==> inputs of v5 <==
// conv_mac_unit
module conv_mac_unit (
	input wire aclk,
	input wire aresetn,
	input wire aclken,
	input wire[1:0] calfmt,
	input wire[8*16-1:0] mac_in_ftm,
	input wire[8*16-1:0] mac_in_wgt,
	input wire mac_in_ftm_masked,
	input wire[1:0] mac_in_info_along,
	input wire mac_in_valid,
	output wire[7:0] mac_out_exp,
	output wire[39:0] mac_out_frac,
	output wire[1:0] mac_out_info_along,
	output wire mac_out_valid
);
Settings: LEC_CHECK=0, CAP_MARGIN=40, CORE_MARGIN=2, CORE_UTILIZATION=72, CTS_CLUSTER_SIZE=25, HOLD_SLACK_MARGIN=-0.09, MAX_ROUTING_LAYER=met4, SETUP_SLACK_MARGIN=0.51, SLEW_MARGIN=10, TNS_END_PERCENT=60; clock period 3.88 ns.
run.sh (not shown) runs the stock make flow with config.mk's settings and CLKGATE_MAP_FILE=.
==> inputs of v36, as changes to v5 <==
Settings changed: CAP_MARGIN 40 to 20, CORE_UTILIZATION 72 to 53, CTS_CLUSTER_SIZE 25 to not set, HOLD_SLACK_MARGIN -0.09 to not set, MAX_ROUTING_LAYER met4 to not set, SETUP_SLACK_MARGIN 0.51 to not set, SLEW_MARGIN 10 to 20, TNS_END_PERCENT 60 to not set.
==> flow/constraint.sdc (replaced) <==
create_clock -name core_clock -period 6.58 [get_ports {aclk}]
set_input_delay 1.3160 -clock core_clock [delete_from_list [all_inputs] [get_ports {aclk}]]
set_output_delay 1.3160 -clock core_clock [all_outputs]
set_load 0.01 [all_outputs]
==> results <==
- v36 finished with timing, DRC and antenna clean. v5 never finished: it broke off in global routing, error GRT-0232.
- Synthesized cell count is the same in v36 and v5.
- In synthesized area, v36 and v5 do not differ.
- Against v5, the die size of v36 is higher by about 36%.

========
==> job 6814: inputs <==
Starting RTL as in the previous note.
clock: 7.75 ns
lec_check: 0
abc_area: 1
cap_margin: 15
cell_pad_in_sites_detail_placement: 2
core_margin: 5
core_utilization: 54
gpl_routability_driven: 1
hold_slack_margin: 0.17
max_routing_layer: met4
min_routing_layer: met2
place_density_lb_addon: 0.19
slew_margin: 20
tns_end_percent: 60
==> inputs of job 4186, as changes to job 6814 <==
Settings changed: ABC_AREA 1 to not set, CELL_PAD_IN_SITES_DETAIL_PLACEMENT 2 to not set, CORE_MARGIN 5 to 2, CORE_UTILIZATION 54 to 72, HOLD_SLACK_MARGIN 0.17 to not set, MAX_ROUTING_LAYER met4 to not set, MIN_ROUTING_LAYER met2 to not set, PLACE_DENSITY set to 0.71, PLACE_DENSITY_LB_ADDON 0.19 to not set, SETUP_SLACK_MARGIN set to 0.8, TNS_END_PERCENT 60 to not set.
==> flow/constraint.sdc (replaced) <==
create_clock -name core_clock -period 6.95 [get_ports {aclk}]
set_input_delay 1.3900 -clock core_clock [delete_from_list [all_inputs] [get_ports {aclk}]]
set_output_delay 1.3900 -clock core_clock [all_outputs]
set_load 0.01 [all_outputs]
==> inputs of job 8788, as changes to job 6814 <==
Settings changed: ABC_AREA 1 to not set, CAP_MARGIN 15 to 20, CELL_PAD_IN_SITES_DETAIL_PLACEMENT 2 to not set, CORE_MARGIN 5 to 2, CORE_UTILIZATION 54 to 66, GPL_ROUTABILITY_DRIVEN 1 to not set, HOLD_SLACK_MARGIN 0.17 to not set, MAX_ROUTING_LAYER met4 to not set, MIN_ROUTING_LAYER met2 to not set, PLACE_DENSITY_LB_ADDON 0.19 to not set, TNS_END_PERCENT 60 to not set.
==> flow/constraint.sdc (replaced) <==
create_clock -name core_clock -period 5.88 [get_ports {aclk}]
set_input_delay 1.1760 -clock core_clock [delete_from_list [all_inputs] [get_ports {aclk}]]
set_output_delay 1.1760 -clock core_clock [all_outputs]
set_load 0.01 [all_outputs]
==> inputs of job 5840, as changes to job 6814 <==
Settings changed: CAP_MARGIN 15 to 20, CELL_PAD_IN_SITES_DETAIL_PLACEMENT 2 to not set, CORE_MARGIN 5 to 2, CORE_UTILIZATION 54 to 62, CTS_CLUSTER_DIAMETER set to 346, GPL_ROUTABILITY_DRIVEN 1 to not set, HOLD_SLACK_MARGIN 0.17 to not set, MAX_ROUTING_LAYER met4 to not set, MIN_ROUTING_LAYER met2 to not set, PLACE_DENSITY_LB_ADDON 0.19 to not set, TNS_END_PERCENT 60 to not set.
==> flow/constraint.sdc (replaced) <==
create_clock -name core_clock -period 4.27 [get_ports {aclk}]
set_input_delay 0.8540 -clock core_clock [delete_from_list [all_inputs] [get_ports {aclk}]]
set_output_delay 0.8540 -clock core_clock [all_outputs]
set_load 0.01 [all_outputs]
==> comparison <==
Job 5840 produced a layout that fails on negative setup slack. Job 4186 ran to the end with no violations. Job 8788 completed, yet does not pass: negative setup slack. Job 6814 did not get past 3_5_place_dp (DPL-0033).
Of job 4186 and job 6814, job 6814 has the higher die size (gap 30%, measured against job 6814).
In job 5840 the cell area is larger than in job 4186, by about 13%.
Of job 5840 and job 4186, job 4186 has the higher worst setup slack (gap 1.8 ns).
==> figures <==
item	job 8788	job 6814	job 4186	job 5840
Post-synth design cell area	156,000 sq um	164,000 sq um	156,000 sq um	164,000 sq um
RSZ-0062 raised after global routing	true	-	true	true
Clock buf count	194	-	186	191
Element type at the critical path end	flip-flop	-	flip-flop	flip-flop
Core ar.	235,000 sq um	302,000 sq um	217,000 sq um	263,000 sq um
Final min period	6.43 ns	-	6.58 ns	5.72 ns
Layout Cell Area excl Fill	184,000 sq um	-	177,000 sq um	201,000 sq um
Yosys Instances	16,000	19,600	16,000	19,600
Run status	complete, but fails checks	aborted with a tool error	complete, no violations	complete, but fails checks
Stage where the flow stopped	-	3_5_place_dp	-	-
Layout check failures	negative setup slack	-	-	negative setup slack

========
==> inputs of pepper <==
Starting RTL as in the previous note.
==> flow/config.mk <==
export PLATFORM = sky130hd
export DESIGN_NAME = conv_mac_unit
export DESIGN_NICKNAME = conv_mac_unit
export VERILOG_FILES = /design/flow/design.v
export SDC_FILE = /design/flow/constraint.sdc
export NUM_CORES = 4
export LEC_CHECK = 0
export ABC_AREA = 1
export CAP_MARGIN = 20
export CELL_PAD_IN_SITES_GLOBAL_PLACEMENT = 2
export CORE_MARGIN = 2
export CORE_UTILIZATION = 33
export MAX_ROUTING_LAYER = met5
export PLACE_DENSITY_LB_ADDON = 0.21
export SETUP_SLACK_MARGIN = 0.32
export SLEW_MARGIN = 20
==> flow/constraint.sdc <==
create_clock -name core_clock -period 4.81 [get_ports {aclk}]
set_input_delay 0.9620 -clock core_clock [delete_from_list [all_inputs] [get_ports {aclk}]]
set_output_delay 0.9620 -clock core_clock [all_outputs]
set_load 0.01 [all_outputs]
==> amber: changes against pepper <==
==> flow/config.mk (replaced) <==
export PLATFORM = sky130hd
export DESIGN_NAME = conv_mac_unit
export DESIGN_NICKNAME = conv_mac_unit
export VERILOG_FILES = /design/flow/design.v
export SDC_FILE = /design/flow/constraint.sdc
export NUM_CORES = 4
export LEC_CHECK = 0
export CAP_MARGIN = 20
export CORE_MARGIN = 2
export CORE_UTILIZATION = 72
export PLACE_DENSITY = 0.64
export SLEW_MARGIN = 20
==> flow/constraint.sdc (replaced) <==
create_clock -name core_clock -period 6.62 [get_ports {aclk}]
set_input_delay 1.3240 -clock core_clock [delete_from_list [all_inputs] [get_ports {aclk}]]
set_output_delay 1.3240 -clock core_clock [all_outputs]
set_load 0.01 [all_outputs]
==> comparison <==
- pepper completed and failed the layout checks on negative setup slack. amber completed without violations.
- Between pepper and amber, the lower final cell count is in amber (gap about 50%, measured against amber).
- Core utilization: amber is higher than pepper (37 points).
- Of pepper and amber, pepper has the higher fmax (gap about 16%, measured against amber).
- Of pepper and amber, amber has the higher critical path depth (gap 3).
- Against amber, the global-route usage of pepper is lower by 18 points.
- Register-to-register slack: pepper is worse than amber (0.93 ns).

========
==> 06-11 <==
conv_mac_unit again, from the RTL that the note above started with.
export LEC_CHECK = 0
export ABC_AREA = 1
export CAP_MARGIN = 20
export CORE_ASPECT_RATIO = 0.72
export CORE_MARGIN = 2
export CORE_UTILIZATION = 40
export SLEW_MARGIN = 0
create_clock -name core_clock -period 7.0 [get_ports {aclk}]
==> 08-13: changes against 06-11 <==
- ABC_AREA: 1 -> unset
- CORE_ASPECT_RATIO: 0.72 -> unset
- CORE_UTILIZATION: 40 -> 57
- SLEW_MARGIN: 0 -> 20
==> flow/constraint.sdc (replaced) <==
create_clock -name core_clock -period 4.27 [get_ports {aclk}]
set_input_delay 0.8540 -clock core_clock [delete_from_list [all_inputs] [get_ports {aclk}]]
set_output_delay 0.8540 -clock core_clock [all_outputs]
set_load 0.01 [all_outputs]
==> 09-25: changes against 06-11 <==
- ABC_AREA: 1 -> unset
- CORE_ASPECT_RATIO: 0.72 -> unset
- CORE_UTILIZATION: 40 -> 72
- CTS_CLUSTER_DIAMETER: unset -> 397
- PLACE_DENSITY: unset -> 0.42
- SLEW_MARGIN: 0 -> 20
==> flow/constraint.sdc (replaced) <==
create_clock -name core_clock -period 6.0 [get_ports {aclk}]
set_input_delay 1.2000 -clock core_clock [delete_from_list [all_inputs] [get_ports {aclk}]]
set_output_delay 1.2000 -clock core_clock [all_outputs]
set_load 0.01 [all_outputs]
==> 03-14: changes against 06-11 <==
- ABC_AREA: 1 -> unset
- CORE_ASPECT_RATIO: 0.72 -> unset
- CORE_UTILIZATION: 40 -> 72
- CTS_CLUSTER_DIAMETER: unset -> 382
- PLACE_DENSITY: unset -> 0.42
- SLEW_MARGIN: 0 -> 20
==> flow/constraint.sdc (replaced) <==
create_clock -name core_clock -period 5.08 [get_ports {aclk}]
set_input_delay 1.0160 -clock core_clock [delete_from_list [all_inputs] [get_ports {aclk}]]
set_output_delay 1.0160 -clock core_clock [all_outputs]
set_load 0.01 [all_outputs]
==> reports/results.tsv <==
stage	metric	value	unit
run_status	outcome	stopped before the end	
run_status	lastStage	global routing (5_1_grt)	
run_status	error	[ERROR GRT-0232] Routing congestion too high. Check the congestion heatmap in the GUI.	
die	core-area	217000	um2
global_routing	grt.overflow.total	385	
placement	place_inst	20300	
synth	synth.cells.most_frequent	2565 x inv_1, 2241 x nand2_1, 2119 x fa_1, 1357 x edfxtp_1, 1079 x and2_1	
placement	place_worst_setup_slack	-1.55	ns
synth	syn_inst	16000	
synth	synth_stat.cells	16000	
global_routing	use_met3	38.9	%
synth	synth_area	156000	um2
die	core.rowCount	171	
placement	placed_area	174000	um2
synth	simple_gate_share	14.3	%
synth	ys_sh_mux	1.71	%
die	fp_util	72.2	%
synth	syn_avg_cell_area	9.77	um2
global_routing	grt_usage	62.7	%
synth	adder_share	34.9	%
[end of results for 03-14]
==> reports/results.tsv <==
stage	metric	value	unit
global_routing	use_met3	4.62	%
synth	adder_share	34.9	%
run_status	violations	setup timing	
timing	worst_slack	-2.06	ns
synth	synth.cells.most_frequent	2565 x inv_1, 2241 x nand2_1, 2119 x fa_1, 1357 x edfxtp_1, 1079 x and2_1	
placement	placed_area	177000	um2
die	fp_util	57.2	%
timing	final-setup-viol-count	253	
global_routing	grt_usage	33.2	%
run_status	outcome	failed layout checks	
synth	ys_sh_mux	1.71	%
placement	place_inst	21200	
[end of results for 08-13]
==> reports/results.tsv <==
stage	metric	value	unit
run_status	outcome	failed layout checks	
run_status	violations	setup timing	
synth	synth_stat.cells	16000	
synth	synth.cells.most_frequent	2565 x inv_1, 2241 x nand2_1, 2119 x fa_1, 1357 x edfxtp_1, 1079 x and2_1	
critical_path	r2r-start	mac_cell_u.mul_op_b_arr_d1[0][15]$_SDFFCE_PP0P_	
placement	place_worst_setup_slack	-0.759	ns
timing	final-setup-viol-count	83	
timing	max_freq	150	MHz
placement	placed_area	169000	um2
synth	ys_sh_mux	1.71	%
die	core-area	217000	um2
synth	synth_flops	1395	
synth	synth_area	156000	um2
timing	worst_slack	-0.661	ns
global_routing	use_met3	8.96	%
synth	syn_avg_cell_area	9.77	um2
die	core.rowCount	171	
global_routing	grt_usage	42.4	%
synth	simple_gate_share	14.3	%
[end of results for 09-25]
==> reports/results.tsv <==
stage	metric	value	unit
global_routing	grt.overflow.total	0	
synth	ys_sh_mux	0	%
synth	adder_share	33.3	%
die	core-area	408000	um2
placement	place_worst_setup_slack	0.466	ns
synth	synth_area	164000	um2
die	core.rowCount	199	
synth	synth.cells.most_frequent	4619 x inv_1, 4460 x nand2_1, 2119 x fa_1, 1357 x edfxtp_1, 1095 x o21ai_0	
synth	syn_avg_cell_area	8.35	um2
run_status	outcome	finished clean	
placement	placed_area	172000	um2
synth	syn_inst	19600	
global_routing	use_met3	4.41	%
synth	synth_stat.cells	19600	
[end of results for 06-11]

========
==> run Y <==
Starting RTL as in the previous note.
Settings: LEC_CHECK=0, CAP_MARGIN=20, CORE_ASPECT_RATIO=0.72, CORE_MARGIN=2, CORE_UTILIZATION=72, CTS_CLUSTER_DIAMETER=396, CTS_CLUSTER_SIZE=97, PLACE_DENSITY=0.39, SETUP_SLACK_MARGIN=0.95, SLEW_MARGIN=20; clock period 5.13 ns.
==> run M: changes against run Y <==
CORE_ASPECT_RATIO = not set   (was 0.72)
CORE_UTILIZATION = 23   (was 72)
CTS_CLUSTER_DIAMETER = not set   (was 396)
CTS_CLUSTER_SIZE = not set   (was 97)
PLACE_DENSITY = not set   (was 0.39)
SETUP_SLACK_MARGIN = not set   (was 0.95)
==> flow/constraint.sdc (replaced) <==
create_clock -name core_clock -period 10.7 [get_ports {aclk}]
set_input_delay 2.1400 -clock core_clock [delete_from_list [all_inputs] [get_ports {aclk}]]
set_output_delay 2.1400 -clock core_clock [all_outputs]
set_load 0.01 [all_outputs]
==> run X: changes against run Y <==
CORE_ASPECT_RATIO = not set   (was 0.72)
CORE_UTILIZATION = 66   (was 72)
CTS_CLUSTER_DIAMETER = not set   (was 396)
CTS_CLUSTER_SIZE = not set   (was 97)
PLACE_DENSITY = not set   (was 0.39)
SETUP_SLACK_MARGIN = 1.09   (was 0.95)
==> flow/constraint.sdc (replaced) <==
create_clock -name core_clock -period 7.0 [get_ports {aclk}]
set_input_delay 1.4000 -clock core_clock [delete_from_list [all_inputs] [get_ports {aclk}]]
set_output_delay 1.4000 -clock core_clock [all_outputs]
set_load 0.01 [all_outputs]
==> run E: changes against run Y <==
CORE_ASPECT_RATIO = not set   (was 0.72)
CORE_UTILIZATION = 40   (was 72)
CTS_CLUSTER_DIAMETER = not set   (was 396)
CTS_CLUSTER_SIZE = not set   (was 97)
PLACE_DENSITY = not set   (was 0.39)
SETUP_SLACK_MARGIN = not set   (was 0.95)
==> flow/constraint.sdc (replaced) <==
create_clock -name core_clock -period 7.0 [get_ports {aclk}]
set_input_delay 1.4000 -clock core_clock [delete_from_list [all_inputs] [get_ports {aclk}]]
set_output_delay 1.4000 -clock core_clock [all_outputs]
set_load 0.01 [all_outputs]
==> summary.txt <==
flow finished, numbers: post_cts resized 0, Placed Cells 24700, clk buf depth 4, Cell Area, Placed 169000 µm², outcome no timing/DRC/antenna violations, Placer Congestion 0.922, H-Tree Level Count 4
Source of the figures above: run M

==> summary.txt <==
flow finished, numbers: outcome no timing/DRC/antenna violations, DP HPWL between 300000 and 400000 µm, Cell Area, Placed approximately 160000 µm², Placed Cells between 15000 and 20000, Cell Chain, Critical Path nand2_2 -> inv_1 -> fa_2 -> buf_4 -> inv_1 -> fa_1 -> fa_1 -> fa_1 -> fa_1 -> fa_1 -> inv_1 -> ha_4 -> nand3_2 -> nor2_4 -> nand4_1 -> nor2_2 -> a41oi_2 -> o31ai_4 -> or4_4 -> a31o_4 -> a21oi_2 -> xnor2_1, Placer Congestion between 0.9 and 1, clk buf depth 3, post_cts resized a little under 600
Source of the figures above: run X

==> summary.txt <==
yosys + openroad results -> Fail Step 5_1_grt, Placed Cells between 20000 and 25000, clk buf depth 3, Placer Congestion roughly 1.1, outcome did not finish, H-Tree Level Count 1
Source of the figures above: run Y

==> summary.txt <==
flow finished, numbers: outcome no timing/DRC/antenna violations, post_cts resized 0, Cell Area, Placed 166000 µm², Placed Cells between 20000 and 25000, clk buf depth 4
Source of the figures above: run E

